Setup of indigo:
## processor
module processor
(
	input wire clk_i,
	input wire rst_i,
	input wire stall_i,
	output wire [31:0] addr_o,
	input wire [31:0] data_i,
	output wire [31:0] data_o,
	output wire [3:0] data_w_o,
	output wire [2:0] data_mode_o,
	input wire [7:0] extio_in,
	output wire [7:0] extio_out
);
Size: ~4,800 cells after synthesis, about 0.054 sq mm of cells after synthesis.
clock: 4.41 ns
lec_check: 0
cap_margin: 20
core_margin: 2
core_utilization: 72
cts_cluster_diameter: 28
cts_cluster_size: 32
setup_slack_margin: 0.75
slew_margin: 20
run.sh (not shown) runs the stock make flow with config.mk's settings and CLKGATE_MAP_FILE=.
For indigo, the flow was terminated by a tool error in clock tree synthesis and produced no final design.
Edits applied to the flow inputs when going from indigo to cedar:
- CORE_UTILIZATION: 72 -> 40
- SETUP_SLACK_MARGIN: 0.75 -> unset
- CTS_CLUSTER_DIAMETER: 28 -> unset
- CTS_CLUSTER_SIZE: 32 -> unset
- the clock period (ns, I/O delays scaled along): 4.41 -> 11.9
### Flow results
No stage failed in cedar, and the final checks on the layout all came back clean. Of cedar and indigo, the lower number of placed instances, taps included belongs to cedar. Relative to indigo, area after detailed placement has decreased by 11% in cedar. Lower total core area among cedar and indigo: indigo. cedar vs indigo on standard-cell row count: cedar is the higher one. Looking at floorplan-stage core utilization, cedar sits 32 points lower than indigo does.
Changes in fjord relative to cedar:
- MAX_ROUTING_LAYER now met4, previously not set
- CORE_UTILIZATION now 66, was 40
- the clock period (ns, I/O delays scaled along) now 8.5, was 11.9
Results
cedar → fjord: post-CTS setup repair buffer count climbed 25, die extent in y shows a reduction of 81 um, starting density of the core went up by 26 points, total placed instance area now sits higher.
Die footprint of fjord falls short of that of cedar by more than a quarter.
fjord is listed as incomplete: the tool reported an error in global routing and the run ended there.

========
## the previous run
Starting RTL as in the previous note.
Settings: LEC_CHECK=0, CAP_MARGIN=20, CELL_PAD_IN_SITES_GLOBAL_PLACEMENT=3, CORE_MARGIN=8, CORE_UTILIZATION=17, CTS_CLUSTER_DIAMETER=319, CTS_CLUSTER_SIZE=18, GPL_ROUTABILITY_DRIVEN=1, GPL_TIMING_DRIVEN=1, MAX_ROUTING_LAYER=met5, MIN_ROUTING_LAYER=met2, SETUP_SLACK_MARGIN=4.02, SLEW_MARGIN=35, TNS_END_PERCENT=75; clock period 13.7 ns.
The previous run was carried through to the last stage, and its layout satisfied the timing, design-rule and antenna checks.
Modified inputs, the current run compared to the previous run
Settings: removing TNS_END_PERCENT (formerly 75); changing SLEW_MARGIN from 35 to 20; changing CORE_UTILIZATION from 17 to 66; removing SETUP_SLACK_MARGIN (formerly 4.02); removing GPL_TIMING_DRIVEN (formerly 1); removing MIN_ROUTING_LAYER (formerly met2); removing CELL_PAD_IN_SITES_GLOBAL_PLACEMENT (formerly 3); removing CTS_CLUSTER_SIZE (formerly 18); removing CTS_CLUSTER_DIAMETER (formerly 319); removing GPL_ROUTABILITY_DRIVEN (formerly 1); changing CORE_MARGIN from 8 to 2; changing MAX_ROUTING_LAYER from met5 to met4; changing the clock period (ns, I/O delays scaled along) from 13.7 to 8.4.
The current run did not run to completion, as it errored out during 5_1_grt. From the previous run to the current run the numbers moved as follows: post-CTS setup buffer count shrank by 4, weighted congestion reported at the end of routability-driven placement picked up an extra about 20%, die outline height went down 50%, post-cts resize count now larger, number of standard-cell rows in the floorplan went down 102. Full die area was lower in the current run than in the previous run. On share of synthesized cell area in and, or, nand and nor gates, the previous run tracks the current run almost exactly. Overall die width | the current run below the previous run.

========
processor again, from the RTL that the note above started with.
make LEC_CHECK=0 CAP_MARGIN=20 CORE_MARGIN=2 CORE_UTILIZATION=66 CTS_CLUSTER_DIAMETER=252 CTS_CLUSTER_SIZE=99 PLACE_DENSITY=0.36 SLEW_MARGIN=20 finish   # period 7.07 ns
The starting point never finished: it broke off in global routing.
Edit:
--- a/flow/config.mk
+++ b/flow/config.mk
@@ -9,6 +9,5 @@
 export CORE_MARGIN = 2
-export CORE_UTILIZATION = 66
-export CTS_CLUSTER_DIAMETER = 252
-export CTS_CLUSTER_SIZE = 99
-export PLACE_DENSITY = 0.36
+export CORE_UTILIZATION = 68
+export CTS_CLUSTER_SIZE = 32
+export SETUP_SLACK_MARGIN = 0.75
 export SLEW_MARGIN = 20
==> flow/constraint.sdc (replaced) <==
create_clock -name core_clock -period 4.41 [get_ports {clk_i}]
set_input_delay 0.8820 -clock core_clock [delete_from_list [all_inputs] [get_ports {clk_i}]]
set_output_delay 0.8820 -clock core_clock [all_outputs]
set_load 0.01 [all_outputs]
The new run did not get past global routing.
Synthesized cell count is unchanged.
Synthesized area does not change.
Die size shrinks by a few percent.
Edit:
--- a/flow/config.mk
+++ b/flow/config.mk
@@ -9,5 +9,3 @@
 export CORE_MARGIN = 2
-export CORE_UTILIZATION = 68
-export CTS_CLUSTER_SIZE = 32
-export SETUP_SLACK_MARGIN = 0.75
+export CORE_UTILIZATION = 44
 export SLEW_MARGIN = 20
==> flow/constraint.sdc (replaced) <==
create_clock -name core_clock -period 8.89 [get_ports {clk_i}]
set_input_delay 1.7780 -clock core_clock [delete_from_list [all_inputs] [get_ports {clk_i}]]
set_output_delay 1.7780 -clock core_clock [all_outputs]
set_load 0.01 [all_outputs]
=>
- This time the run produced a layout that fails on setup timing
- die area grows by 54%
- synthesized area stays the same
- synthesized cell count does not change
Edit:
--- a/flow/config.mk
+++ b/flow/config.mk
@@ -9,3 +9,3 @@
 export CORE_MARGIN = 2
-export CORE_UTILIZATION = 44
+export CORE_UTILIZATION = 23
 export SLEW_MARGIN = 20
==> flow/constraint.sdc (replaced) <==
create_clock -name core_clock -period 11.9 [get_ports {clk_i}]
set_input_delay 2.3800 -clock core_clock [delete_from_list [all_inputs] [get_ports {clk_i}]]
set_output_delay 2.3800 -clock core_clock [all_outputs]
set_load 0.01 [all_outputs]
After rerunning: The changed run went through all stages and came out clean. Total power falls by about 30%. Final cell count rises by 15%. Utilization falls by 27 points. Via count falls by about 3.3%. Synthesized area does not change. Clock skew barely changes. Non-clock buffer count falls by 408. Sequential cell count stays the same. Die size rises by about 90%.
Power is estimated from default activity; no workload was simulated.
